File: flow/design.v
`timescale 1ns / 1ps
package ascon_pkg;
    typedef logic [0:4][63:0] t_state_array;
    typedef logic [0:11][7:0] t_constant_addition;
    typedef logic [0:31][7:0] t_substitution;
    /*verilator lint_off UNUSEDPARAM*/
    localparam t_constant_addition C_LUT_ADDITION = {
        8'hF0,
        8'hE1,
        8'hD2,
        8'hC3,
        8'hB4,
        8'hA5,
        8'h96,
        8'h87,
        8'h78,
        8'h69,
        8'h5A,
        8'h4B
    };
    localparam t_substitution C_LUT_SBOX = {
        8'h04,
        8'h0B,
        8'h1F,
        8'h14,
        8'h1A,
        8'h15,
        8'h09,
        8'h02,
        8'h1B,
        8'h05,
        8'h08,
        8'h12,
        8'h1D,
        8'h03,
        8'h06,
        8'h1C,
        8'h1E,
        8'h13,
        8'h07,
        8'h0E,
        8'h00,
        8'h0D,
        8'h11,
        8'h18,
        8'h10,
        8'h0C,
        8'h01,
        8'h19,
        8'h16,
        8'h0A,
        8'h0F,
        8'h17
    };
    /*verilator lint_on UNUSEDPARAM*/
endpackage : ascon_pkg
`timescale 1ns / 1ps
module ascon_fsm (
    input  logic                clock,                        
    input  logic                reset_n,                      
    input  logic                i_sys_enable,                 
    input  logic                i_start,                      
    input  logic                i_data_valid,                 
    input  logic unsigned [3:0] i_round_count,                
    input  logic unsigned [1:0] i_block_count,                
    output logic                o_valid_cipher,               
    output logic                o_done,                       
    output logic                o_mux_select,                 
    output logic                o_enable_xor_data_begin,      
    output logic                o_enable_xor_key_begin,       
    output logic                o_enable_xor_key_end,         
    output logic                o_enable_xor_lsb_end,         
    output logic                o_enable_state_reg,           
    output logic                o_enable_cipher_reg,          
    output logic                o_enable_tag_reg,             
    output logic                o_enable_round_counter,       
    output logic                o_reset_round_counter_to_6,   
    output logic                o_reset_round_counter_to_0,   
    output logic                o_enable_block_counter,       
    output logic                o_reset_block_counter,        
    output logic                o_ready                       
);
    typedef enum logic unsigned [4:0] {
        STATE_IDLE,                      
        STATE_CONFIGURATION,             
        STATE_START_INITIALIZATION,      
        STATE_PROCESS_INITIALIZATION,    
        STATE_END_INITIALIZATION,        
        STATE_IDLE_ASSOCIATED_DATA,      
        STATE_START_ASSOCIATED_DATA,     
        STATE_PROCESS_ASSOCIATED_DATA,   
        STATE_END_ASSOCIATED_DATA,       
        STATE_IDLE_PLAIN_TEXT,           
        STATE_START_PLAIN_TEXT,          
        STATE_PROCESS_PLAIN_TEXT,        
        STATE_END_PLAIN_TEXT,            
        STATE_IDLE_FINALIZATION,         
        STATE_START_FINALIZATION,        
        STATE_PROCESS_FINALIZATION,      
        STATE_END_FINALIZATION           
    } type_state_e;
    logic next_o_valid_cipher;               
    logic next_o_done;                       
    logic next_o_mux_select;                 
    logic next_o_enable_xor_data_begin;      
    logic next_o_enable_xor_key_begin;       
    logic next_o_enable_xor_key_end;         
    logic next_o_enable_xor_lsb_end;         
    logic next_o_enable_state_reg;           
    logic next_o_enable_cipher_reg;          
    logic next_o_enable_tag_reg;             
    logic next_o_enable_round_counter;       
    logic next_o_reset_round_counter_to_6;   
    logic next_o_reset_round_counter_to_0;   
    logic next_o_enable_block_counter;       
    logic next_o_reset_block_counter;        
    type_state_e
        current_state,   
        next_state;      
    always_ff @(posedge clock or negedge reset_n) begin
        if (!reset_n) begin
            current_state <= STATE_IDLE;
        end
        else if (i_sys_enable) begin
            current_state <= next_state;
        end
        else begin
            current_state <= STATE_IDLE;
        end
    end
    assign o_ready = (current_state == STATE_IDLE_ASSOCIATED_DATA) || (current_state == STATE_IDLE_PLAIN_TEXT) ||
        (current_state == STATE_IDLE_FINALIZATION);
    always_comb begin
        next_state = STATE_IDLE;
        unique case (current_state)
            STATE_IDLE: begin
                if (i_start) begin
                    next_state = STATE_CONFIGURATION;
                end
            end
            STATE_CONFIGURATION: begin
                next_state = STATE_START_INITIALIZATION;
            end
            STATE_START_INITIALIZATION: begin
                next_state = STATE_PROCESS_INITIALIZATION;
            end
            STATE_PROCESS_INITIALIZATION: begin
                if (i_round_count >= 4'h9) begin
                    next_state = STATE_END_INITIALIZATION;
                end
                else begin
                    next_state = STATE_PROCESS_INITIALIZATION;
                end
            end
            STATE_END_INITIALIZATION: begin
                next_state = STATE_IDLE_ASSOCIATED_DATA;
            end
            STATE_IDLE_ASSOCIATED_DATA: begin
                if (i_data_valid) begin
                    next_state = STATE_START_ASSOCIATED_DATA;
                end
                else begin
                    next_state = STATE_IDLE_ASSOCIATED_DATA;
                end
            end
            STATE_START_ASSOCIATED_DATA: begin
                next_state = STATE_PROCESS_ASSOCIATED_DATA;
            end
            STATE_PROCESS_ASSOCIATED_DATA: begin
                if (i_round_count >= 4'h9) begin
                    next_state = STATE_END_ASSOCIATED_DATA;
                end
                else begin
                    next_state = STATE_PROCESS_ASSOCIATED_DATA;
                end
            end
            STATE_END_ASSOCIATED_DATA: begin
                next_state = STATE_IDLE_PLAIN_TEXT;
            end
            STATE_IDLE_PLAIN_TEXT: begin
                if (i_data_valid) begin
                    next_state = STATE_START_PLAIN_TEXT;
                end
                else begin
                    next_state = STATE_IDLE_PLAIN_TEXT;
                end
            end
            STATE_START_PLAIN_TEXT: begin
                next_state = STATE_PROCESS_PLAIN_TEXT;
            end
            STATE_PROCESS_PLAIN_TEXT: begin
                if (i_round_count >= 4'h9) begin
                    next_state = STATE_END_PLAIN_TEXT;
                end
                else begin
                    next_state = STATE_PROCESS_PLAIN_TEXT;
                end
            end
            STATE_END_PLAIN_TEXT: begin
                if (i_block_count >= 2'b11) begin
                    next_state = STATE_IDLE_FINALIZATION;
                end
                else begin
                    next_state = STATE_IDLE_PLAIN_TEXT;
                end
            end
            STATE_IDLE_FINALIZATION: begin
                if (i_data_valid) begin
                    next_state = STATE_START_FINALIZATION;
                end
                else begin
                    next_state = STATE_IDLE_FINALIZATION;
                end
            end
            STATE_START_FINALIZATION: begin
                next_state = STATE_PROCESS_FINALIZATION;
            end
            STATE_PROCESS_FINALIZATION: begin
                if (i_round_count >= 4'h9) begin
                    next_state = STATE_END_FINALIZATION;
                end
                else begin
                    next_state = STATE_PROCESS_FINALIZATION;
                end
            end
            STATE_END_FINALIZATION: begin
                next_state = STATE_IDLE;
            end
            /*verilator coverage_off*/
            default: begin
                next_state = STATE_IDLE;
            end
            /*verilator coverage_on*/
        endcase
    end
    always_comb begin
        next_o_valid_cipher             = 0;
        next_o_done                     = 0;
        next_o_mux_select               = 1;
        next_o_enable_xor_data_begin    = 0;
        next_o_enable_xor_key_begin     = 0;
        next_o_enable_xor_key_end       = 0;
        next_o_enable_xor_lsb_end       = 0;
        next_o_enable_state_reg         = 1;
        next_o_enable_cipher_reg        = 0;
        next_o_enable_tag_reg           = 0;
        next_o_enable_round_counter     = 0;
        next_o_reset_round_counter_to_6 = 0;
        next_o_reset_round_counter_to_0 = 0;
        next_o_enable_block_counter     = 0;
        next_o_reset_block_counter      = 0;
        unique case (current_state)
            STATE_IDLE: begin
                next_o_enable_state_reg = 0;
            end
            STATE_CONFIGURATION: begin
                next_o_enable_state_reg         = 0;
                next_o_mux_select               = 0;
                next_o_reset_round_counter_to_0 = 1;
            end
            STATE_START_INITIALIZATION: begin
                next_o_mux_select           = 0;
                next_o_enable_round_counter = 1;
            end
            STATE_PROCESS_INITIALIZATION: begin
                next_o_enable_round_counter = 1;
            end
            STATE_END_INITIALIZATION: begin
                next_o_enable_xor_key_end = 1;
            end
            STATE_IDLE_ASSOCIATED_DATA: begin
                next_o_enable_state_reg         = 0;
                next_o_reset_round_counter_to_6 = 1;
            end
            STATE_START_ASSOCIATED_DATA: begin
                next_o_enable_round_counter  = 1;
                next_o_enable_xor_data_begin = 1;
            end
            STATE_PROCESS_ASSOCIATED_DATA: begin
                next_o_enable_round_counter = 1;
            end
            STATE_END_ASSOCIATED_DATA: begin
                next_o_enable_xor_lsb_end  = 1;
                next_o_reset_block_counter = 1;
            end
            STATE_IDLE_PLAIN_TEXT: begin
                next_o_enable_state_reg         = 0;
                next_o_reset_round_counter_to_6 = 1;
            end
            STATE_START_PLAIN_TEXT: begin
                next_o_enable_round_counter  = 1;
                next_o_enable_xor_data_begin = 1;
                next_o_enable_block_counter  = 1;
                next_o_enable_cipher_reg     = 1;
                next_o_valid_cipher          = 1;
            end
            STATE_PROCESS_PLAIN_TEXT: begin
                next_o_enable_round_counter = 1;
            end
            STATE_END_PLAIN_TEXT: begin
                next_o_enable_round_counter = 1;
            end
            STATE_IDLE_FINALIZATION: begin
                next_o_enable_round_counter     = 1;
                next_o_enable_state_reg         = 0;
                next_o_reset_round_counter_to_0 = 1;
            end
            STATE_START_FINALIZATION: begin
                next_o_enable_round_counter  = 1;
                next_o_enable_xor_data_begin = 1;
                next_o_enable_xor_key_begin  = 1;
                next_o_enable_cipher_reg     = 1;
                next_o_valid_cipher          = 1;
            end
            STATE_PROCESS_FINALIZATION: begin
                next_o_enable_round_counter = 1;
            end
            STATE_END_FINALIZATION: begin
                next_o_enable_xor_key_end = 1;
                next_o_enable_tag_reg     = 1;
                next_o_done               = 1;
            end
            /*verilator coverage_off*/
            default: begin
                next_o_valid_cipher             = 0;
                next_o_done                     = 0;
                next_o_mux_select               = 1;
                next_o_enable_xor_data_begin    = 0;
                next_o_enable_xor_key_begin     = 0;
                next_o_enable_xor_key_end       = 0;
                next_o_enable_xor_lsb_end       = 0;
                next_o_enable_state_reg         = 1;
                next_o_enable_cipher_reg        = 0;
                next_o_enable_tag_reg           = 0;
                next_o_enable_round_counter     = 0;
                next_o_reset_round_counter_to_6 = 0;
                next_o_reset_round_counter_to_0 = 0;
                next_o_enable_block_counter     = 0;
                next_o_reset_block_counter      = 0;
            end
            /*verilator coverage_on*/
        endcase
    end
    always_ff @(posedge clock or negedge reset_n) begin
        if (!reset_n) begin
            o_valid_cipher             <= 0;
            o_done                     <= 0;
            o_mux_select               <= 1;
            o_enable_xor_data_begin    <= 0;
            o_enable_xor_key_begin     <= 0;
            o_enable_xor_key_end       <= 0;
            o_enable_xor_lsb_end       <= 0;
            o_enable_state_reg         <= 0;
            o_enable_cipher_reg        <= 0;
            o_enable_tag_reg           <= 0;
            o_enable_round_counter     <= 0;
            o_reset_round_counter_to_6 <= 0;
            o_reset_round_counter_to_0 <= 0;
            o_enable_block_counter     <= 0;
            o_reset_block_counter      <= 0;
        end
        else if (i_sys_enable) begin
            o_valid_cipher             <= next_o_valid_cipher;
            o_done                     <= next_o_done;
            o_mux_select               <= next_o_mux_select;
            o_enable_xor_data_begin    <= next_o_enable_xor_data_begin;
            o_enable_xor_key_begin     <= next_o_enable_xor_key_begin;
            o_enable_xor_key_end       <= next_o_enable_xor_key_end;
            o_enable_xor_lsb_end       <= next_o_enable_xor_lsb_end;
            o_enable_state_reg         <= next_o_enable_state_reg;
            o_enable_cipher_reg        <= next_o_enable_cipher_reg;
            o_enable_tag_reg           <= next_o_enable_tag_reg;
            o_enable_round_counter     <= next_o_enable_round_counter;
            o_reset_round_counter_to_6 <= next_o_reset_round_counter_to_6;
            o_reset_round_counter_to_0 <= next_o_reset_round_counter_to_0;
            o_enable_block_counter     <= next_o_enable_block_counter;
            o_reset_block_counter      <= next_o_reset_block_counter;
        end
        else begin
            o_valid_cipher             <= 0;
            o_done                     <= 0;
            o_mux_select               <= 1;
            o_enable_xor_data_begin    <= 0;
            o_enable_xor_key_begin     <= 0;
            o_enable_xor_key_end       <= 0;
            o_enable_xor_lsb_end       <= 0;
            o_enable_state_reg         <= 0;
            o_enable_cipher_reg        <= 0;
            o_enable_tag_reg           <= 0;
            o_enable_round_counter     <= 0;
            o_reset_round_counter_to_6 <= 0;
            o_reset_round_counter_to_0 <= 0;
            o_enable_block_counter     <= 0;
            o_reset_block_counter      <= 0;
        end
    end
endmodule
`timescale 1ns / 1ps
module xor_begin
(
    input  logic         [319:0]         i_state,             
    input  logic         [ 63:0] i_data,              
    input  logic         [127:0] i_key,               
    input  logic                 i_enable_xor_key,    
    input  logic                 i_enable_xor_data,   
    output logic         [319:0]         o_state              
);
    assign o_state[319:256] = i_enable_xor_data ? (i_state[319:256] ^ i_data) : i_state[319:256];
    assign o_state[255:192] = i_enable_xor_key ? (i_state[255:192] ^ i_key[127:64]) : i_state[255:192];
    assign o_state[191:128] = i_enable_xor_key ? (i_state[191:128] ^ i_key[63:0]) : i_state[191:128];
    assign o_state[127:64] = i_state[127:64];
    assign o_state[63:0] = i_state[63:0];
endmodule
`timescale 1ns / 1ps
module xor_end
(
    input  logic         [319:0]         i_state,            
    input  logic         [127:0] i_key,              
    input  logic                 i_enable_xor_key,   
    input  logic                 i_enable_xor_lsb,   
    output logic         [319:0]         o_state             
);
    logic [63:0] state_part_4_xored_with_lsb;   
    assign state_part_4_xored_with_lsb = {i_state[63:1], i_state[0] ^ i_enable_xor_lsb};
    assign o_state[319:256] = i_state[319:256];
    assign o_state[255:192] = i_state[255:192];
    assign o_state[191:128] = i_state[191:128];
    assign o_state[127:64] = i_enable_xor_key ? (i_state[127:64] ^ i_key[127:64]) : i_state[127:64];
    assign
        o_state[63:0] = i_enable_xor_key ? (state_part_4_xored_with_lsb ^ i_key[63:0]) : state_part_4_xored_with_lsb;
endmodule
`timescale 1ns / 1ps
module addition_layer
(
    input  logic         [3:0] i_round,   
    input  logic         [319:0]       i_state,   
    output logic         [319:0]       o_state    
);
    assign o_state[319:256] = i_state[319:256];
    assign o_state[255:192] = i_state[255:192];
    logic [7:0] s_round_constant;   
    always_comb begin
        case (i_round)
            4'd0 : s_round_constant = 8'hF0;
            4'd1 : s_round_constant = 8'hE1;
            4'd2 : s_round_constant = 8'hD2;
            4'd3 : s_round_constant = 8'hC3;
            4'd4 : s_round_constant = 8'hB4;
            4'd5 : s_round_constant = 8'hA5;
            4'd6 : s_round_constant = 8'h96;
            4'd7 : s_round_constant = 8'h87;
            4'd8 : s_round_constant = 8'h78;
            4'd9 : s_round_constant = 8'h69;
            4'd10: s_round_constant = 8'h5A;
            4'd11: s_round_constant = 8'h4B;
            default: s_round_constant = 8'h00;
        endcase
    end
    assign o_state[191:128] = i_state[191:128] ^ {56'h00000000000000, s_round_constant};
    assign o_state[127:64] = i_state[127:64];
    assign o_state[63:0] = i_state[63:0];
endmodule
`timescale 1ns / 1ps
module sbox
(
    input  logic unsigned [4:0] i_data,   
    output logic          [4:0] o_data    
);
    always_comb begin
        case (i_data)
            5'd0 : o_data = 5'h04;
            5'd1 : o_data = 5'h0B;
            5'd2 : o_data = 5'h1F;
            5'd3 : o_data = 5'h14;
            5'd4 : o_data = 5'h1A;
            5'd5 : o_data = 5'h15;
            5'd6 : o_data = 5'h09;
            5'd7 : o_data = 5'h02;
            5'd8 : o_data = 5'h1B;
            5'd9 : o_data = 5'h05;
            5'd10: o_data = 5'h08;
            5'd11: o_data = 5'h12;
            5'd12: o_data = 5'h1D;
            5'd13: o_data = 5'h03;
            5'd14: o_data = 5'h06;
            5'd15: o_data = 5'h1C;
            5'd16: o_data = 5'h1E;
            5'd17: o_data = 5'h13;
            5'd18: o_data = 5'h07;
            5'd19: o_data = 5'h0E;
            5'd20: o_data = 5'h00;
            5'd21: o_data = 5'h0D;
            5'd22: o_data = 5'h11;
            5'd23: o_data = 5'h18;
            5'd24: o_data = 5'h10;
            5'd25: o_data = 5'h0C;
            5'd26: o_data = 5'h01;
            5'd27: o_data = 5'h19;
            5'd28: o_data = 5'h16;
            5'd29: o_data = 5'h0A;
            5'd30: o_data = 5'h0F;
            5'd31: o_data = 5'h17;
            default: o_data = 5'h00;
        endcase
    end
endmodule
`timescale 1ns / 1ps
module substitution_layer
#(
    parameter int G_NUM_SBOXES = 64   
) (
    input  logic         [319:0] i_state,   
    output logic         [319:0] o_state    
);
    for (genvar i = 0; i < G_NUM_SBOXES; i = i + 1) begin : g_sbox
        sbox sbox_i (
            .i_data({i_state[256+i], i_state[192+i], i_state[128+i], i_state[64+i], i_state[0+i]}),
            .o_data({o_state[256+i], o_state[192+i], o_state[128+i], o_state[64+i], o_state[0+i]})
        );
    end
endmodule
`timescale 1ns / 1ps
module diffusion_layer
(
    input  logic         [319:0] i_state,   
    output logic         [319:0] o_state    
);
    assign o_state[319:256] = i_state[319:256] ^ {i_state[274:256], i_state[319:275]} ^ {i_state[283:256], i_state[319:284]};
    assign o_state[255:192] = i_state[255:192] ^ {i_state[252:192], i_state[255:253]} ^ {i_state[230:192], i_state[255:231]};
    assign o_state[191:128] = i_state[191:128] ^ {i_state[128], i_state[191:129]} ^ {i_state[133:128], i_state[191:134]};
    assign o_state[127:64] = i_state[127:64] ^ {i_state[73:64], i_state[127:74]} ^ {i_state[80:64], i_state[127:81]};
    assign o_state[63:0] = i_state[63:0] ^ {i_state[6:0], i_state[63:7]} ^ {i_state[40:0], i_state[63:41]};
endmodule
 `timescale 1ns / 1ps
module permutation
(
    input  logic                 clock,                     
    input  logic                 reset_n,                   
    input  logic                 i_sys_enable,              
    input  logic                 i_mux_select,              
    input  logic                 i_enable_xor_key_begin,    
    input  logic                 i_enable_xor_data_begin,   
    input  logic                 i_enable_xor_key_end,      
    input  logic                 i_enable_xor_lsb_end,      
    input  logic                 i_enable_cipher_reg,       
    input  logic                 i_enable_tag_reg,          
    input  logic                 i_enable_state_reg,        
    input  logic         [319:0]         i_state,                   
    input  logic         [  3:0] i_round,                   
    input  logic         [ 63:0] i_data,                    
    input  logic         [127:0] i_key,                     
    output logic         [319:0]         o_state,                   
    output logic         [ 63:0] o_cipher,                  
    output logic         [127:0] o_tag                      
);
    logic         [319:0]
        state_mux_output,                    
        state_xor_begin_output,              
        state_adder_output,                  
        state_substitution_layer_output,     
        state_diffusion_output,              
        state_xor_end_output,                
        state_output_reg;                    
    logic [ 63:0] o_cipher_reg;              
    logic [127:0] o_tag_reg;                 
    assign state_mux_output = (i_mux_select == 1'b0) ? i_state : state_output_reg;
    xor_begin xor_begin_1 (
        .i_state          (state_mux_output),
        .i_data           (i_data),
        .i_key            (i_key),
        .i_enable_xor_key (i_enable_xor_key_begin),
        .i_enable_xor_data(i_enable_xor_data_begin),
        .o_state          (state_xor_begin_output)
    );
    addition_layer addition_layer_1 (
        .i_round(i_round),
        .i_state(state_xor_begin_output),
        .o_state(state_adder_output)
    );
    substitution_layer #(
        .G_NUM_SBOXES(64)
    ) substitution_layer_1 (
        .i_state(state_adder_output),
        .o_state(state_substitution_layer_output)
    );
    diffusion_layer diffusion_layer_1 (
        .i_state(state_substitution_layer_output),
        .o_state(state_diffusion_output)
    );
    xor_end xor_end_1 (
        .i_state         (state_diffusion_output),
        .i_key           (i_key),
        .i_enable_xor_key(i_enable_xor_key_end),
        .i_enable_xor_lsb(i_enable_xor_lsb_end),
        .o_state         (state_xor_end_output)
    );
    always_ff @(posedge clock or negedge reset_n) begin
        if (!reset_n) begin
            state_output_reg <= '0;
            o_cipher_reg     <= 0;
            o_tag_reg        <= 0;
        end
        else if (i_sys_enable) begin
            if (i_enable_state_reg) begin
                state_output_reg <= state_xor_end_output;
            end
            if (i_enable_cipher_reg) begin
                o_cipher_reg <= state_xor_begin_output[319:256];
            end
            if (i_enable_tag_reg) begin
                o_tag_reg <= {state_xor_end_output[127:64], state_xor_end_output[63:0]};
            end
        end
        else begin
            state_output_reg <= '0;
            o_cipher_reg     <= 0;
            o_tag_reg        <= 0;
        end
    end
    assign o_state  = state_output_reg;
    assign o_cipher = o_cipher_reg;
    assign o_tag    = o_tag_reg;
endmodule
`timescale 1ns / 1ps
module ascon
(
    input  logic         clock,            
    input  logic         reset_n,          
    input  logic         i_sys_enable,     
    input  logic         i_start,          
    input  logic         i_data_valid,     
    input  logic [ 63:0] i_data,           
    input  logic [127:0] i_key,            
    input  logic [127:0] i_nonce,          
    output logic [ 63:0] o_cipher,         
    output logic [127:0] o_tag,            
    output logic         o_valid_cipher,   
    output logic         o_done,           
    output logic         o_ready           
);
    logic
        s_mux_select,                       
        s_enable_xor_data_begin,            
        s_enable_xor_key_begin,             
        s_enable_xor_key_end,               
        s_enable_xor_lsb_end,               
        s_enable_state_reg,                 
        s_enable_cipher_reg,                
        s_enable_tag_reg,                   
        s_enable_round_counter,             
        s_reset_round_counter_to_6,         
        s_reset_round_counter_to_0,         
        s_enable_block_counter,             
        s_reset_block_counter,              
        s_valid_cipher,                     
        reg_valid_cipher,                   
        s_done,                             
        reg_done;                           
    logic         [319:0]       o_state;            
    logic         [3:0] reg_round_counter;  
    logic         [1:0] reg_block_counter;  
    ascon_fsm ascon_fsm_inst (
        .clock                     (clock),
        .reset_n                   (reset_n),
        .i_sys_enable              (i_sys_enable),
        .i_start                   (i_start),
        .i_data_valid              (i_data_valid),
        .i_round_count             (reg_round_counter),
        .i_block_count             (reg_block_counter),
        .o_valid_cipher            (s_valid_cipher),
        .o_done                    (s_done),
        .o_mux_select              (s_mux_select),
        .o_enable_xor_data_begin   (s_enable_xor_data_begin),
        .o_enable_xor_key_begin    (s_enable_xor_key_begin),
        .o_enable_xor_key_end      (s_enable_xor_key_end),
        .o_enable_xor_lsb_end      (s_enable_xor_lsb_end),
        .o_enable_state_reg        (s_enable_state_reg),
        .o_enable_cipher_reg       (s_enable_cipher_reg),
        .o_enable_tag_reg          (s_enable_tag_reg),
        .o_enable_round_counter    (s_enable_round_counter),
        .o_reset_round_counter_to_6(s_reset_round_counter_to_6),
        .o_reset_round_counter_to_0(s_reset_round_counter_to_0),
        .o_enable_block_counter    (s_enable_block_counter),
        .o_reset_block_counter     (s_reset_block_counter),
        .o_ready                   (o_ready)
    );
    permutation permutation_inst (
        .clock                  (clock),
        .reset_n                (reset_n),
        .i_sys_enable           (i_sys_enable),
        .i_mux_select           (s_mux_select),
        .i_enable_xor_key_begin (s_enable_xor_key_begin),
        .i_enable_xor_data_begin(s_enable_xor_data_begin),
        .i_enable_xor_key_end   (s_enable_xor_key_end),
        .i_enable_xor_lsb_end   (s_enable_xor_lsb_end),
        .i_enable_cipher_reg    (s_enable_cipher_reg),
        .i_enable_tag_reg       (s_enable_tag_reg),
        .i_enable_state_reg     (s_enable_state_reg),
        .i_state                ({i_data, i_key[127:64], i_key[63:0], i_nonce[127:64], i_nonce[63:0]}),
        .i_round                (reg_round_counter),
        .i_data                 (i_data),
        .i_key                  (i_key),
        .o_state                (o_state),
        .o_cipher               (o_cipher),
        .o_tag                  (o_tag)
    );
    always_ff @(posedge clock or negedge reset_n) begin
        if (!reset_n) begin
            reg_round_counter <= 4'b0;
            reg_block_counter <= 2'b0;
            reg_valid_cipher  <= 1'b0;
            reg_done          <= 1'b0;
        end
        else if (i_sys_enable) begin
            reg_valid_cipher <= s_valid_cipher;
            reg_done         <= s_done;
            if (s_reset_round_counter_to_6) begin
                reg_round_counter <= 4'd6;
            end
            else if (s_reset_round_counter_to_0) begin
                reg_round_counter <= 4'b0;
            end
            else if (s_enable_round_counter) begin
                reg_round_counter <= reg_round_counter + 4'b0001;
            end
            if (s_reset_block_counter) begin
                reg_block_counter <= 2'b00;
            end
            else if (s_enable_block_counter) begin
                reg_block_counter <= reg_block_counter + 2'b01;
            end
        end
        else begin
            reg_round_counter <= 4'b0;
            reg_block_counter <= 2'b0;
            reg_valid_cipher  <= 1'b0;
            reg_done          <= 1'b0;
        end
    end
    assign o_valid_cipher = reg_valid_cipher;
    assign o_done         = reg_done;
endmodule
File: flow/run.sh
#!/bin/bash
# the make line also repeats each setting of config.mk as NAME=value (left out here)
make -C /OpenROAD-flow-scripts/flow DESIGN_CONFIG=/design/flow/config.mk WORK_HOME=/design/flow/orfs CLKGATE_MAP_FILE= finish
File: flow/config.mk
export PLATFORM = sky130hd
export DESIGN_NAME = ascon
export DESIGN_NICKNAME = ascon
export VERILOG_FILES = /design/flow/design.v
export SDC_FILE = /design/flow/constraint.sdc
export NUM_CORES = 4
export LEC_CHECK = 0
export CAP_MARGIN = 20
export CORE_MARGIN = 2
export CORE_UTILIZATION = 32
export SLEW_MARGIN = 20
File: flow/constraint.sdc
create_clock -name core_clock -period 11.2 [get_ports {clock}]
set_input_delay 2.2400 -clock core_clock [delete_from_list [all_inputs] [get_ports {clock}]]
set_output_delay 2.2400 -clock core_clock [all_outputs]
set_load 0.01 [all_outputs]
==> GITHUB_STEP_SUMMARY, run 1 <==
## Implementation flow summary

| Metric | Value |
|---|---|
| Final #Nets | `6,567` |
| Fmax | `0.168 GHz` |
| CP endpoint | `permutation_inst.state_output_reg[39]$_DFFE_PN0P_` |
| Clock skew | `0.0402 ns` |
| Pin count of the biggest net entering global routing | `213` |
| Mapped Cells | `5,747` |
| Critical path's top delay family | `AND-OR/OR-AND gates` |
| Post-CTS setup buffers | `0` |
| CP peak stage delay | `1.00 ns` |
| Avg Cell Area, Syn | `9.18 µm²` |
| Clock sinks | `537` |
| Critical-path cell list | `buf_12, buf_12, nor2b_1, a21oi_1, ha_1, o21ai_1, xnor2_1, xnor2_1, a211oi_1` |
| Register share after synthesis | `25.5%` |
| Ys Warns | `5` |
| DRC | `0` |
| Cell area after synthesis | `52,800 µm²` |
| Cts repair resizes | `0` |
| Count leader, synth | `mux2i_1` |
| Std-Cell Rows | `149` |
| Worst EP arrival | `6.49 ns` |
| Total Wirelength | `266,000 µm` |
| WS Path Type | `reg -> reg` |
| Mux frac, synth | `15.1%` |
| Final setup margin | `5.24 ns` |
| Worst hold stages | `1` |
| CTS H-tree depth | `3` |
| Primary FF master, synth | `dfrtp_1` |
| CP startpoint | `ascon_fsm_inst.o_mux_select$_DFF_PN1_` |
| Compound Share, Synth | `15.4%` |
| Placed cells | `8,216` |
| Wire per inst | `31.7 µm` |
| Hold buffers post-CTS | `0` |
| Dominant comb cell | `XOR/XNOR gates` |
| CP endpoint kind | `flip-flop` |
| Bufs and invs on worst path | `2` |
| Post-synth EDFFs | `0` |
| Die H | `410 µm` |
| Worst path slowest cell | `dfstp_4` |
| Asr flop ratio synth | `100%` |
| Clk latency late pin | `0.72 ns` |
| Via count | `48,300` |
| Worst path depth | `9` |
| Hold Fails Final Rpt | `0` |
| CTS tree | `done` |
| Hpwl dp | `208,000 µm` |
| Final Slew Violations | `0` |
| CTS clk-pin slew, worst paths | `0.06 ns` |
| RSZ-0062 raised after global routing | `no` |
| Synthesis-to-finish area growth | `19.2%` |
| Post-Synth Adder-Cell Area | `5.19%` |
| Reg-to-Reg Start | `ascon_fsm_inst.o_mux_select$_DFF_PN1_` |
| Clk buf depth | `3` |
| CP required | `11.73 ns` |
| Port Buffers | `519` |
| Root buffer cell | `clkbuf_16` |
| Total track usage | `30.5%` |
| Worst setup SP type | `flip-flop` |
| Reg2Reg Setup Slack | `5.24 ns` |
| Finished Layout Cells | `8,385` |
| Pre-CTS WS | `5.48 ns` |
| Grt total ovfl | `0` |
| FP Util | `32.1%` |
| Final Cycle Share | `53.2%` |
| Hold path endpoint | `permutation_inst.o_tag_reg[117]$_DFFE_PN0P_` |
| Status | `complete, no violations` |
| I/O pins | `520` |
| DRT iter0 DRCs | `6,024` |
| Chip Width | `410 µm` |
| Area leader, netlist | `dfrtp_1` |
| Floorplan net count | `6,209` |
| Setup TNS | `0 ns` |
| Final setup viols | `0` |
| Final Wtd Congestion | `1.05` |
| Crit Path Max Fanout | `212` |
| Hold Crit Class | `reg -> reg` |
| R2R Path End | `permutation_inst.state_output_reg[39]$_DFFE_PN0P_` |
| MaxCap Viol Count | `0` |
| Yosys Chip Area | `52,800 µm²` |
| Post-route ant nets | `0` |
| DR vias/cell | `5.76` |
| Tool Warnings | `117` |
| Dominant cell area share | `25.4%` |
| Global-route wire length before repair | `359,000 µm` |
| Vias in the first global route | `43,500` |
| Min Tclk post-route | `5.96 ns` |
| Area fraction in xor and xnor cells | `21.4%` |
| Initial DRT Pass Iterations | `6` |
| Initial antenna violation count | `57` |
| Ys flops | `537` |
| Core ar. | `164,000 µm²` |
| Netlist cell types | `72` |
| Slew margin rel. | `12.3%` |
| Yosys cell count | `5,747` |
| R2R cell count | `9` |
| CTS buffer count | `76` |
| AND/OR/NAND/NOR Cells, Area Fraction | `13.4%` |
| Chip area | `168,000 µm²` |
| Top cells by count | `694 x mux2i_1, 574 x xnor2_1, 569 x nor2_1` |
| Hold Startpoint | `permutation_inst.o_tag_reg[117]$_DFFE_PN0P_` |
| Top cells, area | `dfrtp_1 25%, mux2i_1 13%, xnor2_1 9.5%` |
| Worst slew pin tran | `1.31 ns` |
metrics by stage:
step | util (%) | instance area, µm² | hold WS (ns)
finish | 38.3 | 62900 | 0.486
global route | 38.2 | 62900 | 0.500
CTS | 38.2 | 62800 | 0.487
detailed placement | 36.6 | 60200 | 0.474
global placement | 36.5 | 60000 | 0.478
floorplan | - | 52800 | 0.480
metal layers:
metal / GRT usage (%) / wire [µm] / up-vias
met2: 44.4 / 112000 / 2490
met4: 17.8 / 17400 / 48
met1: 40.5 / 109000 / 24000
met5: 0 / 313 / -
li1: - / - / 21200
met3: 7.87 / 26900 / 572
final cells by class:
cell class / instances / area (µm²)
sequential: 537 / 13500
inverter: 92 / 353
antenna: 30 / 75.1
tap: 2189 / 2740
fill: 16600 / 102000
clock buffer: 94 / 2110
timing repair buffer: 641 / 6210
clock inverter: 45 / 572
multi-input combinational: 4757 / 37400
==> inputs of run 2 (changes only) <==
Settings changed: CORE_UTILIZATION 32 to 72, CTS_CLUSTER_DIAMETER set to 298, PLACE_DENSITY set to 0.64.
Clock period 11.2 ns to 3.43 ns, I/O delays scaled along.
==> run 2 against run 1 <==
The run now fails in 5_1_grt. Synthesized cell count stayed put. Die size shrank 55%. Synthesized area is the same.
==> GITHUB_STEP_SUMMARY, run 2 <==
### Metrics collected by this job

| Metric | Value |
|---|---|
| Chip Width | `275 µm (was 410 µm)` |
| Area fraction in xor and xnor cells | `21.4% (unchanged)` |
| Mapped Cells | `5,747 (unchanged)` |
| Hpwl dp | `177,000 µm (was 208,000 µm)` |
| Core ar. | `72,700 µm² (was 164,000 µm²)` |
| Final Wtd Congestion | `1.18 (was 1.05)` |
| Hold buffers post-CTS | `0 (unchanged)` |
| Placed cells | `7,499 (was 8,216)` |
| Floorplan net count | `6,209 (unchanged)` |
| FP Util | `72.6% (was 32.1%)` |
| Cell area after synthesis | `52,800 µm² (unchanged)` |
| Chip area | `75,500 µm² (was 168,000 µm²)` |
| Halt Stage | `5_1_grt` |
| Ys Warns | `5 (unchanged)` |
| I/O pins | `520 (unchanged)` |
| First Err | `[ERROR GRT-0232] Routing congestion too high. Check the congestion heatmap in the GUI.` |
| Port Buffers | `519 (unchanged)` |
| Count leader, synth | `mux2i_1 (unchanged)` |
| AND/OR/NAND/NOR Cells, Area Fraction | `13.4% (unchanged)` |
| Top cells by count | `694 x mux2i_1, 574 x xnor2_1, 569 x nor2_1 (unchanged)` |
| Primary FF master, synth | `dfrtp_1 (unchanged)` |
| Root buffer cell | `clkbuf_16 (unchanged)` |
| Dominant cell area share | `25.4% (unchanged)` |
| Post-synth EDFFs | `0 (unchanged)` |
| Post-place instance area | `62,800 µm² (was 60,200 µm²)` |
| Clock sinks | `537 (unchanged)` |
| Status | `aborted with a tool error (was complete, no violations)` |
| Std-Cell Rows | `99 (was 149)` |
| Register share after synthesis | `25.5% (unchanged)` |
| CTS H-tree depth | `2 (was 3)` |
| Dominant comb cell | `XOR/XNOR gates (unchanged)` |
| Area leader, netlist | `dfrtp_1 (unchanged)` |
| Top cells, area | `dfrtp_1 25%, mux2i_1 13%, xnor2_1 9.5% (unchanged)` |
| Ys flops | `537 (unchanged)` |
| Mux frac, synth | `15.1% (unchanged)` |
| Clk buf depth | `3 (unchanged)` |
| CTS buffer count | `61 (was 76)` |
| Compound Share, Synth | `15.4% (unchanged)` |
| Asr flop ratio synth | `100% (unchanged)` |
| Die H | `275 µm (was 410 µm)` |
| Post-Synth Adder-Cell Area | `5.19% (unchanged)` |
| Yosys cell count | `5,747 (unchanged)` |
| Netlist cell types | `72 (unchanged)` |
| Total track usage | `81.3%` |
| Grt total ovfl | `92` |
| Avg Cell Area, Syn | `9.18 µm² (unchanged)` |
| Yosys Chip Area | `52,800 µm² (unchanged)` |
run 2: what timing repair did:
item / in CTS
gates resized: 44
cloned: 1
pin swaps: 11
endpoints found under the setup margin: 80
buffers inserted: 18
run 2: metrics by stage:
stage	util [%]	setup WS, ns
after floorplan	-	-0.0800
after global placement	86.4	-0.123
after detailed placement	86.4	-0.211
after CTS	90.1	0.000778
run 2: layer usage:
| layer | track usage (%) | overflow |
|---|---|---|
| met1 | 81.6 | 1 |
| met2 | 93.6 | 58 |
| met3 | 71.2 | 2 |
| met4 | 79.2 | 31 |
| met5 | 44.9 | 0 |
==> inputs of run 3 (changes only) <==
Settings changed: ABC_AREA set to 1, CELL_PAD_IN_SITES_DETAIL_PLACEMENT set to 0, CELL_PAD_IN_SITES_GLOBAL_PLACEMENT set to 1, CORE_ASPECT_RATIO set to 1.43, CORE_UTILIZATION 72 to 61, CTS_CLUSTER_DIAMETER 298 to 344, CTS_CLUSTER_SIZE set to 97, GPL_TIMING_DRIVEN set to 1, HOLD_SLACK_MARGIN set to 0.2, MAX_ROUTING_LAYER set to met5, PLACE_DENSITY 0.64 to 0.4, SETUP_SLACK_MARGIN set to 1.72, TNS_END_PERCENT set to 5.
Clock period 3.43 ns to 8.44 ns, I/O delays scaled along.
==> run 3 against run 2 <==
Die size rose by 15%. The flow stops in 3_1_place_gp_skip_io. Synthesized cell count grew 56%. Synthesized area is 2.4% lower.
==> GITHUB_STEP_SUMMARY, run 3 <==
### Metrics collected by this job

| Metric | Value |
|---|---|
| Compound Share, Synth | `6.23% (was 15.4%)` |
| Post-Synth Adder-Cell Area | `3.33% (was 5.19%)` |
| Dominant comb cell | `simple AND/OR/NAND/NOR gates (was XOR/XNOR gates)` |
| Yosys cell count | `8,966 (was 5,747)` |
| Std-Cell Rows | `127 (was 99)` |
| Top cells by count | `4,466 x nand2_1, 997 x nand3_1, 982 x inv_1 (was 694 x mux2i_1, 574 x xnor2_1, 569 x nor2_1)` |
| Yosys Chip Area | `51,500 µm² (was 52,800 µm²)` |
| Count leader, synth | `nand2_1 (was mux2i_1)` |
| Mapped Cells | `8,966 (was 5,747)` |
| Chip Width | `247 µm (was 275 µm)` |
| AND/OR/NAND/NOR Cells, Area Fraction | `49.9% (was 13.4%)` |
| Die H | `351 µm (was 275 µm)` |
| Floorplan net count | `9,428 (was 6,209)` |
| Halt Stage | `3_1_place_gp_skip_io (was 5_1_grt)` |
| Cell area after synthesis | `51,500 µm² (was 52,800 µm²)` |
| Register share after synthesis | `26.1% (was 25.5%)` |
| Area fraction in xor and xnor cells | `3.15% (was 21.4%)` |
| Ys flops | `537 (unchanged)` |
| Ys Warns | `5 (unchanged)` |
| Area leader, netlist | `nand2_1 (was dfrtp_1)` |
| Chip area | `86,800 µm² (was 75,500 µm²)` |
| Core ar. | `83,700 µm² (was 72,700 µm²)` |
| FP Util | `61.5% (was 72.6%)` |
| Post-synth EDFFs | `0 (unchanged)` |
| Avg Cell Area, Syn | `5.74 µm² (was 9.18 µm²)` |
| Dominant cell area share | `32.6% (was 25.4%)` |
| Top cells, area | `nand2_1 33%, dfrtp_1 26%, nand3_1 9.7% (was dfrtp_1 25%, mux2i_1 13%, xnor2_1 9.5%)` |
| Asr flop ratio synth | `100% (unchanged)` |
| First Err | `[ERROR GPL-0301] Utilization 102.490 % exceeds 100%. (was [ERROR GRT-0232] Routing congestion too high. Check the congestion heatmap in the GUI.)` |
| Netlist cell types | `50 (was 72)` |
| Status | `aborted with a tool error (unchanged)` |
| Mux frac, synth | `0.834% (was 15.1%)` |
| Primary FF master, synth | `dfrtp_1 (unchanged)` |
==> inputs of run 4 (changes only) <==
Settings changed: ABC_AREA 1 to not set, CELL_PAD_IN_SITES_DETAIL_PLACEMENT 0 to not set, CELL_PAD_IN_SITES_GLOBAL_PLACEMENT 1 to not set, CORE_ASPECT_RATIO 1.43 to not set, CORE_UTILIZATION 61 to 67, CTS_CLUSTER_DIAMETER 344 to not set, CTS_CLUSTER_SIZE 97 to not set, GPL_TIMING_DRIVEN 1 to not set, HOLD_SLACK_MARGIN 0.2 to not set, MAX_ROUTING_LAYER met5 to not set, PLACE_DENSITY 0.4 to not set, SETUP_SLACK_MARGIN 1.72 to not set, TNS_END_PERCENT 5 to not set.
Clock period 8.44 ns to 5.18 ns, I/O delays scaled along.
==> run 4 against run 3 <==
The run now finishes clean. Synthesized area grew 2.5%. Synthesized cell count is 36% lower. Die size decreased by 6.6%.
==> GITHUB_STEP_SUMMARY, run 4 <==
## Implementation flow summary

| Metric | Value |
|---|---|
| FP Util | `67.9% (was 61.5%)` |
| Primary FF master, synth | `dfrtp_1 (unchanged)` |
| Count leader, synth | `mux2i_1 (was nand2_1)` |
| CTS tree | `done` |
| MaxCap Viol Count | `0` |
| Yosys Chip Area | `52,800 µm² (was 51,500 µm²)` |
| Worst path depth | `10` |
| Min Tclk post-route | `4.46 ns` |
| Slew margin rel. | `17.7%` |
| CP required | `5.71 ns` |
| Setup TNS | `0 ns` |
| Post-route ant nets | `0` |
| CP endpoint | `permutation_inst.state_output_reg[220]$_DFFE_PN0P_` |
| Reg-to-Reg Start | `ascon_fsm_inst.o_mux_select$_DFF_PN1_` |
| Critical path's top delay family | `XOR/XNOR gates` |
| Hold Crit Class | `in -> async` |
| Wire per inst | `31.5 µm` |
| Hold Fails Final Rpt | `0` |
| Cts repair resizes | `0` |
| Chip Width | `285 µm (was 247 µm)` |
| Min Hold Slack | `0.423 ns` |
| Global-route wire length before repair | `327,000 µm` |
| Asr flop ratio synth | `100% (unchanged)` |
| Total track usage | `55.6%` |
| Clock skew | `0.0270 ns` |
| Ys flops | `537 (unchanged)` |
| Dominant comb cell | `XOR/XNOR gates (was simple AND/OR/NAND/NOR gates)` |
| Post-synth EDFFs | `0 (unchanged)` |
| Reg2Reg Setup Slack | `0.72 ns` |
| Vias in the first global route | `47,200` |
| DRT iter0 DRCs | `8,006` |
| Pin count of the biggest net entering global routing | `160` |
| Chip area | `81,000 µm² (was 86,800 µm²)` |
| Fmax | `0.224 GHz` |
| Final setup viols | `0` |
| Core ar. | `77,700 µm² (was 83,700 µm²)` |
| DR vias/cell | `6.98` |
| Via count | `51,300` |
| Post-Synth Adder-Cell Area | `5.19% (was 3.33%)` |
| Status | `complete, no violations (was aborted with a tool error)` |
| Fin util | `80.0%` |
| Critical-path cell list | `buf_12, buf_4, mux2i_1, o221ai_1, o21ai_0, and3_1, a21oi_1, xor2_1, xnor3_1, o21ba_1` |
| Total Wirelength | `231,000 µm` |
| R2R Path End | `permutation_inst.state_output_reg[220]$_DFFE_PN0P_` |
| Mux frac, synth | `15.1% (was 0.834%)` |
| Worst EP arrival | `4.99 ns` |
| Root buffer cell | `clkbuf_16` |
| Port Buffers | `519` |
| Post-CTS setup buffers | `0` |
| Register share after synthesis | `25.5% (was 26.1%)` |
| Grt total ovfl | `0` |
| Ys Warns | `5 (unchanged)` |
| WS Path Type | `reg -> reg` |
| Hold buffers post-CTS | `0` |
| Crit Path Max Fanout | `85` |
| Initial antenna violation count | `33` |
| CTS H-tree depth | `3` |
| Clk buf depth | `3` |
| Hpwl dp | `176,000 µm` |
| Top cells, area | `dfrtp_1 25%, mux2i_1 13%, xnor2_1 9.5% (was nand2_1 33%, dfrtp_1 26%, nand3_1 9.7%)` |
| Floorplan net count | `6,209 (was 9,428)` |
| RSZ-0062 raised after global routing | `no` |
| Netlist cell types | `72 (was 50)` |
| Worst setup SP type | `flip-flop` |
| Final Slew Violations | `0` |
| AND/OR/NAND/NOR Cells, Area Fraction | `13.4% (was 49.9%)` |
| Bufs and invs on worst path | `2` |
| DRC | `0` |
| Mapped Cells | `5,747 (was 8,966)` |
| R2R cell count | `10` |
| Final Cycle Share | `86.1%` |
| Cell area after synthesis | `52,800 µm² (was 51,500 µm²)` |
| Synthesis-to-finish area growth | `17.8%` |
| CP peak stage delay | `1.12 ns` |
| Area leader, netlist | `dfrtp_1 (was nand2_1)` |
| Avg Cell Area, Syn | `9.18 µm² (was 5.74 µm²)` |
| Yosys cell count | `5,747 (was 8,966)` |
| Die H | `285 µm (was 351 µm)` |
| Worst slew pin tran | `1.23 ns` |
| Final Wtd Congestion | `1.12` |
| I/O pins | `520` |
| CP startpoint | `ascon_fsm_inst.o_mux_select$_DFF_PN1_` |
| Worst path slowest cell | `dfstp_4` |
| Dominant cell area share | `25.4% (was 32.6%)` |
| Clk latency late pin | `0.66 ns` |
| Compound Share, Synth | `15.4% (was 6.23%)` |
| Std-Cell Rows | `102 (was 127)` |
| Area fraction in xor and xnor cells | `21.4% (was 3.15%)` |
| Initial DRT Pass Iterations | `8` |
| CTS clk-pin slew, worst paths | `0.06 ns` |
| Final #Nets | `6,687` |
| Tool Warnings | `114` |
| CP endpoint kind | `flip-flop` |
| Top cells by count | `694 x mux2i_1, 574 x xnor2_1, 569 x nor2_1 (was 4,466 x nand2_1, 997 x nand3_1, 982 x inv_1)` |
| Clock sinks | `537` |
| CTS buffer count | `67` |
==> run 4: cell type report <==
| cell class | instances | area, µm² |
|---|---|---|
| well taps | 1040 | 1300 |
| multi-input cells | 4757 | 37300 |
| repair buffers | 770 | 7380 |
| inverters | 92 | 353 |
| fillers | 5098 | 15500 |
| clock buffers | 92 | 1910 |
| diodes | 24 | 60.1 |
| clock inverters | 28 | 420 |
| flip-flops and latches | 537 | 13500 |
==> run 4: metrics by stage <==
step	std cells	area (µm²)	setup slack, ns
6_report	7340	62200	0.720
5_1_grt	7334	62200	0.679
4_1_cts	7316	62100	0.830
3_5_place_dp	7196	59800	0.862
3_3_place_gp	7195	59700	0.693
2_1_floorplan	5747	52800	1.15
==> run 4: metal layers <==
layer | vias to the layer above | track usage [%] | routed length, µm
met2 | 4321 | 74.9 | 89600
met3 | 1182 | 24.8 | 38200
li1 | 21400 | - | -
met4 | 34 | 45.3 | 24200
met1 | 24300 | 68.0 | 78600
met5 | - | 1.85 | 625
==> inputs of run 5 (changes only) <==
Settings changed: ABC_AREA set to 1, CAP_MARGIN 20 to 10, CELL_PAD_IN_SITES_GLOBAL_PLACEMENT set to 1, CORE_ASPECT_RATIO set to 0.5, CORE_MARGIN 2 to 8, CORE_UTILIZATION 67 to 19, CTS_CLUSTER_SIZE set to 10, PLACE_DENSITY set to 0.53, SETUP_SLACK_MARGIN set to 1.56.
Clock period 5.18 ns to 8.52 ns, I/O delays scaled along.
==> run 5 against run 4 <==
Fmax shrank 19%. Largest cell class unchanged. Highest routed layer unchanged.
==> GITHUB_STEP_SUMMARY, run 5 <==
## Implementation flow summary

| Metric | Value |
|---|---|
| DRC | `0 (unchanged)` |
| Mux frac, synth | `0.834% (was 15.1%)` |
| Register share after synthesis | `26.1% (was 25.5%)` |
| Hpwl dp | `327,000 µm (was 176,000 µm)` |
| RSZ-0062 raised after global routing | `no (unchanged)` |
| CP required | `9.07 ns (was 5.71 ns)` |
| CTS clk-pin slew, worst paths | `0.06 ns (about the same)` |
| Std-Cell Rows | `135 (was 102)` |
| Netlist cell types | `50 (was 72)` |
| Cts repair resizes | `0 (unchanged)` |
| CP endpoint | `permutation_inst.state_output_reg[306]$_DFFE_PN0P_ (was permutation_inst.state_output_reg[220]$_DFFE_PN0P_)` |
| Vias in the first global route | `56,000 (was 47,200)` |
| Worst slew pin tran | `1.38 ns (was 1.23 ns)` |
| Pin count of the biggest net entering global routing | `138 (was 160)` |
| Core ar. | `270,000 µm² (was 77,700 µm²)` |
| Worst path slowest cell | `dfstp_4 (unchanged)` |
| Fill count | `30,800 (was 5,098)` |
| Clock skew | `0.0630 ns (was 0.0270 ns)` |
| Reg-to-Reg Start | `ascon_fsm_inst.o_mux_select$_DFF_PN1_ (unchanged)` |
| Initial antenna violation count | `74 (was 33)` |
| Hold path endpoint | `permutation_inst.state_output_reg[36]$_DFFE_PN0P_` |
| Ys Warns | `5 (unchanged)` |
| Top cells by count | `4,466 x nand2_1, 997 x nand3_1, 982 x inv_1 (was 694 x mux2i_1, 574 x xnor2_1, 569 x nor2_1)` |
| Crit Path Max Fanout | `101 (was 85)` |
| Total Wirelength | `393,000 µm (was 231,000 µm)` |
| Synthesis-to-finish area growth | `22.8% (was 17.8%)` |
| Clock sinks | `537 (unchanged)` |
| R2R Path End | `permutation_inst.state_output_reg[306]$_DFFE_PN0P_ (was permutation_inst.state_output_reg[220]$_DFFE_PN0P_)` |
| CP peak stage delay | `1.11 ns (was 1.12 ns)` |
| Final Slew Violations | `0 (unchanged)` |
| Bufs and invs on worst path | `3 (was 2)` |
| Final #Nets | `9,830 (was 6,687)` |
| Status | `complete, no violations (unchanged)` |
| DR vias/cell | `4.90 (was 6.98)` |
| Worst path depth | `14 (was 10)` |
| Post-route ant nets | `0 (unchanged)` |
| Critical-path cell list | `inv_8, buf_12, nand2_1, nand2_1, nand2_1, nand2_1, xor2_1, nor2_1, nor2_1, inv_1, nand2_1, nand3_1, nand3_1, o21ai_0 (was buf_12, buf_4, mux2i_1, o221ai_1, o21ai_0, and3_1, a21oi_1, xor2_1, xnor3_1, o21ba_1)` |
| Worst EP arrival | `6.05 ns (was 4.99 ns)` |
| Final setup viols | `0 (unchanged)` |
| Yosys Chip Area | `51,500 µm² (was 52,800 µm²)` |
| Initial DRT Pass Iterations | `6 (was 8)` |
| Min Tclk post-route | `5.50 ns (was 4.46 ns)` |
| Asr flop ratio synth | `100% (unchanged)` |
| Critical path's top delay family | `simple AND/OR/NAND/NOR gates (was XOR/XNOR gates)` |
| Dominant cell area share | `32.6% (was 25.4%)` |
| Ys flops | `537 (unchanged)` |
| CTS buffer count | `75 (was 67)` |
| Global-route wire length before repair | `510,000 µm (was 327,000 µm)` |
| Compound Share, Synth | `6.23% (was 15.4%)` |
| Top cells, area | `nand2_1 33%, dfrtp_1 26%, nand3_1 9.7% (was dfrtp_1 25%, mux2i_1 13%, xnor2_1 9.5%)` |
| Cell area after layout | `63,200 µm² (was 62,200 µm²)` |
| Wire per inst | `30.1 µm (was 31.5 µm)` |
| Fin util | `23.4% (was 80.0%)` |
| Fmax | `0.182 GHz (was 0.224 GHz)` |
| Post-place instance area | `60,700 µm² (was 59,800 µm²)` |
| Hold Fails Final Rpt | `0 (unchanged)` |
| CTS H-tree depth | `3 (unchanged)` |
| CTS tree | `done (unchanged)` |
| Grt total ovfl | `0 (unchanged)` |
| Total track usage | `25.9% (was 55.6%)` |
| Clk buf depth | `3 (unchanged)` |
| Reg2Reg Setup Slack | `3.02 ns (was 0.72 ns)` |
| Primary FF master, synth | `dfrtp_1 (unchanged)` |
| I/O pins | `520 (unchanged)` |
| Mapped Cells | `8,966 (was 5,747)` |
| CP startpoint | `ascon_fsm_inst.o_mux_select$_DFF_PN1_ (unchanged)` |
| Post-Synth Adder-Cell Area | `3.33% (was 5.19%)` |
| Area leader, netlist | `nand2_1 (was dfrtp_1)` |
| CP endpoint kind | `flip-flop (unchanged)` |
| Chip area | `289,000 µm² (was 81,000 µm²)` |
| Tool Warnings | `132 (was 114)` |
| Root buffer cell | `clkbuf_16 (unchanged)` |
| Worst hold stages | `2` |
| Final Cycle Share | `64.5% (was 86.1%)` |
| Hold Crit Class | `reg -> reg (was in -> async)` |
| Chip Width | `752 µm (was 285 µm)` |
| Via count | `64,100 (was 51,300)` |
| Post-CTS setup buffers | `0 (unchanged)` |
| Area fraction in xor and xnor cells | `3.15% (was 21.4%)` |
| FP Util | `19.1% (was 67.9%)` |
| MaxCap Viol Count | `0 (unchanged)` |
| Count leader, synth | `nand2_1 (was mux2i_1)` |
| R2R cell count | `14 (was 10)` |
| Setup TNS | `0 ns (unchanged)` |
| Worst setup SP type | `flip-flop (unchanged)` |
| Dominant comb cell | `simple AND/OR/NAND/NOR gates (was XOR/XNOR gates)` |
| DRT iter0 DRCs | `9,468 (was 8,006)` |
| Die H | `384 µm (was 285 µm)` |
| Hold buffers post-CTS | `0 (unchanged)` |
| Most frequent CP cell | `nand2_1` |
| WS Path Type | `reg -> reg (unchanged)` |
| Floorplan net count | `9,428 (was 6,209)` |
| Avg Cell Area, Syn | `5.74 µm² (was 9.18 µm²)` |
| Clk latency late pin | `0.74 ns (was 0.66 ns)` |
| Final Wtd Congestion | `1.02 (was 1.12)` |
| Yosys cell count | `8,966 (was 5,747)` |
| Slew margin rel. | `7.12% (was 17.7%)` |
| Port Buffers | `519 (unchanged)` |
| AND/OR/NAND/NOR Cells, Area Fraction | `49.9% (was 13.4%)` |
| Cell area after synthesis | `51,500 µm² (was 52,800 µm²)` |
| Hold Startpoint | `permutation_inst.state_output_reg[36]$_DFFE_PN0P_` |
| Post-synth EDFFs | `0 (unchanged)` |
==> run 5: routing by layer <==
layer  part of all wire (%)  up-vias  GRT usage (%)  routed length, µm
li1                       -    29200              -                  -
met1                     45    31400           37.1             177000
met2                     40     3127           36.8             157000
met3                     11      432           6.76              43100
met4                    4.1       16           9.50              16100
met5                  0.027        -              0                108
==> run 5: through the flow <==
stage	worst slack, ns	hold WS [ns]	cells
6_report	3.02	0.478	13100
2_1_floorplan	5.18	0.428	8966
5_1_grt	3.16	0.493	13100
3_3_place_gp	3.19	0.457	12900
4_1_cts	3.33	0.476	13100
3_5_place_dp	3.22	0.459	12900
==> run 5: cell type report <==
type / count / area [µm²] / area share (%)
Antenna cell: 27 / 67.6 / 0.107
Clock buffer: 112 / 2210 / 3.49
Clock inverter: 20 / 246 / 0.390
Inverter: 1062 / 4000 / 6.33
Multi-Input combinational cell: 7097 / 32800 / 51.8
Sequential cell: 537 / 13500 / 21.3
Tap cell: 3630 / 4540 / 7.18
Timing Repair Buffer: 595 / 5950 / 9.41
==> inputs of run 6 (changes only) <==
Settings changed: CAP_MARGIN 10 to 20, CELL_PAD_IN_SITES_GLOBAL_PLACEMENT 1 to not set, CORE_ASPECT_RATIO 0.5 to not set, CORE_MARGIN 8 to 2, CORE_UTILIZATION 19 to 72, CTS_CLUSTER_DIAMETER set to 207, CTS_CLUSTER_SIZE 10 to 100, PLACE_DENSITY 0.53 to not set, SETUP_SLACK_MARGIN 1.56 to 1.52, TNS_END_PERCENT set to 10.
Clock period 8.52 ns to 5.13 ns, I/O delays scaled along.
==> run 6 against run 5 <==
The flow now stops in 5_1_grt. Synthesized cell count unchanged. Synthesized area unchanged. Die size decreased by 75%.
==> GITHUB_STEP_SUMMARY, run 6 <==
### Metrics collected by this job

| Metric | Value |
|---|---|
| Dominant comb cell | `simple AND/OR/NAND/NOR gates (unchanged)` |
| Register share after synthesis | `26.1% (unchanged)` |
| Clk buf depth | `3 (unchanged)` |
| Ys Warns | `5 (unchanged)` |
| AND/OR/NAND/NOR Cells, Area Fraction | `49.9% (unchanged)` |
| Chip Width | `271 µm (was 752 µm)` |
| CTS buffer count | `11 (was 75)` |
| Top cells by count | `4,466 x nand2_1, 997 x nand3_1, 982 x inv_1 (unchanged)` |
| Mux frac, synth | `0.834% (unchanged)` |
| Yosys Chip Area | `51,500 µm² (unchanged)` |
| Core ar. | `71,100 µm² (was 270,000 µm²)` |
| Mapped Cells | `8,966 (unchanged)` |
| Port Buffers | `519 (unchanged)` |
| Grt total ovfl | `59` |
| Placed cells | `10,200 (was 12,900)` |
| Asr flop ratio synth | `100% (unchanged)` |
| FP Util | `72.4% (was 19.1%)` |
| Netlist cell types | `50 (unchanged)` |
| CTS H-tree depth | `1 (was 3)` |
| Root buffer cell | `clkbuf_16 (unchanged)` |
| Cell area after synthesis | `51,500 µm² (unchanged)` |
| First Err | `[ERROR GRT-0116] Global routing finished with congestion. Check the congestion regions in the DRC Viewer.` |
| Area leader, netlist | `nand2_1 (unchanged)` |
| Dominant cell area share | `32.6% (unchanged)` |
| Halt Stage | `5_1_grt` |
| Hpwl dp | `212,000 µm (was 327,000 µm)` |
| Top cells, area | `nand2_1 33%, dfrtp_1 26%, nand3_1 9.7% (unchanged)` |
| Compound Share, Synth | `6.23% (unchanged)` |
| Post-Synth Adder-Cell Area | `3.33% (unchanged)` |
| Final Wtd Congestion | `1.37 (was 1.02)` |
| Die H | `271 µm (was 384 µm)` |
| Status | `aborted with a tool error (was complete, no violations)` |
| Total track usage | `74.7%` |
| Primary FF master, synth | `dfrtp_1 (unchanged)` |
| Chip area | `73,600 µm² (was 289,000 µm²)` |
| Clock sinks | `537 (unchanged)` |
| Floorplan net count | `9,428 (unchanged)` |
| Post-synth EDFFs | `0 (unchanged)` |
| Count leader, synth | `nand2_1 (unchanged)` |
| Std-Cell Rows | `98 (was 135)` |
| I/O pins | `520 (unchanged)` |
| Area fraction in xor and xnor cells | `3.15% (unchanged)` |
| Yosys cell count | `8,966 (unchanged)` |
| Avg Cell Area, Syn | `5.74 µm² (unchanged)` |
| Ys flops | `537 (unchanged)` |
## run 6: what timing repair did
action                     in CTS
resized                         7
gates cloned                    1
setup buffers                   1
hold buffers                    0
setup endpoints to repair      53
## run 6: per-layer routing
layer	track usage [%]	GRT overflow
met2	90.3	26
met5	31.1	0
met3	59.6	2
met4	69.7	31
met1	76.9	0
## run 6: stage by stage
stage | area (µm²) | setup slack, ns | util [%]
detailed placement | 57400 | 0.825 | 80.7
CTS | 57800 | 1.43 | 81.3
global placement | 57400 | 0.833 | 80.7
floorplan | 51500 | 2.46 | -
==> inputs of run 7 (changes only) <==
Settings changed: ABC_AREA 1 to not set, CORE_UTILIZATION 72 to 71, CTS_CLUSTER_DIAMETER 207 to 256, CTS_CLUSTER_SIZE 100 to 32, PLACE_DENSITY set to 0.64, SETUP_SLACK_MARGIN 1.52 to 1.15, TNS_END_PERCENT 10 to not set.
Clock period 5.13 ns to 3.97 ns, I/O delays scaled along.
==> run 7 against run 6 <==
The flow again stops in 5_1_grt. Die size grew 3.9%. Synthesized cell count shrank 36%. Synthesized area grew 2.5%.
==> GITHUB_STEP_SUMMARY, run 7 <==
### Metrics collected by this job

| Metric | Value |
|---|---|
| Floorplan net count | `6,209 (was 9,428)` |
| Std-Cell Rows | `99 (was 98)` |
| Hpwl dp | `179,000 µm (was 212,000 µm)` |
| Placed cells | `7,291 (was 10,200)` |
| Yosys cell count | `5,747 (was 8,966)` |
| I/O pins | `520 (unchanged)` |
| Final Wtd Congestion | `1.17 (was 1.37)` |
| Chip Width | `277 µm (was 271 µm)` |
| Dominant cell area share | `25.4% (was 32.6%)` |
| First Err | `[ERROR DPL-0038] Utilization greater than 100%, impossible to legalize (was [ERROR GRT-0116] Global routing finished with congestion. Check the congestion regions in the DRC Viewer.)` |
| Clk buf depth | `3 (unchanged)` |
| Avg Cell Area, Syn | `9.18 µm² (was 5.74 µm²)` |
| Cell area after synthesis | `52,800 µm² (was 51,500 µm²)` |
| Area fraction in xor and xnor cells | `21.4% (was 3.15%)` |
| Primary FF master, synth | `dfrtp_1 (unchanged)` |
| Root buffer cell | `clkbuf_16 (unchanged)` |
| Top cells by count | `694 x mux2i_1, 574 x xnor2_1, 569 x nor2_1 (was 4,466 x nand2_1, 997 x nand3_1, 982 x inv_1)` |
| Status | `aborted with a tool error (unchanged)` |
| Ys flops | `537 (unchanged)` |
| Hold buffers post-CTS | `0 (unchanged)` |
| CTS buffer count | `20 (was 11)` |
| Mapped Cells | `5,747 (was 8,966)` |
| Port Buffers | `519 (unchanged)` |
| Core ar. | `73,200 µm² (was 71,100 µm²)` |
| Asr flop ratio synth | `100% (unchanged)` |
| Compound Share, Synth | `15.4% (was 6.23%)` |
| FP Util | `72.1% (was 72.4%)` |
| Count leader, synth | `mux2i_1 (was nand2_1)` |
| Register share after synthesis | `25.5% (was 26.1%)` |
| Dominant comb cell | `XOR/XNOR gates (was simple AND/OR/NAND/NOR gates)` |
| Area leader, netlist | `dfrtp_1 (was nand2_1)` |
| Pre-CTS WS | `-0.108 ns (was 0.825 ns)` |
| Chip area | `76,500 µm² (was 73,600 µm²)` |
| Ys Warns | `5 (unchanged)` |
| Top cells, area | `dfrtp_1 25%, mux2i_1 13%, xnor2_1 9.5% (was nand2_1 33%, dfrtp_1 26%, nand3_1 9.7%)` |
| Mux frac, synth | `15.1% (was 0.834%)` |
| CTS H-tree depth | `1 (unchanged)` |
| Halt Stage | `5_1_grt (unchanged)` |
| Netlist cell types | `72 (was 50)` |
| Yosys Chip Area | `52,800 µm² (was 51,500 µm²)` |
| AND/OR/NAND/NOR Cells, Area Fraction | `13.4% (was 49.9%)` |
| Post-Synth Adder-Cell Area | `5.19% (was 3.33%)` |
| Die H | `277 µm (was 271 µm)` |
| Clock sinks | `537 (unchanged)` |
| Post-synth EDFFs | `0 (unchanged)` |
## run 7: per-stage QoR
stage / utilization (%) / TNS (ns) / cell area [µm²]
floorplan: - / 0 / 53700
global placement: 84.7 / -0.0287 / 62000
detailed placement: 84.7 / -0.108 / 62000
CTS: 90.7 / 0 / 66400
## run 7: timing repair
item / CTS
pin swaps: 91
endpoints found under the setup margin: 449
gates cloned: 15
hold endpoints to repair: 0
resized: 428
buffers inserted: 111
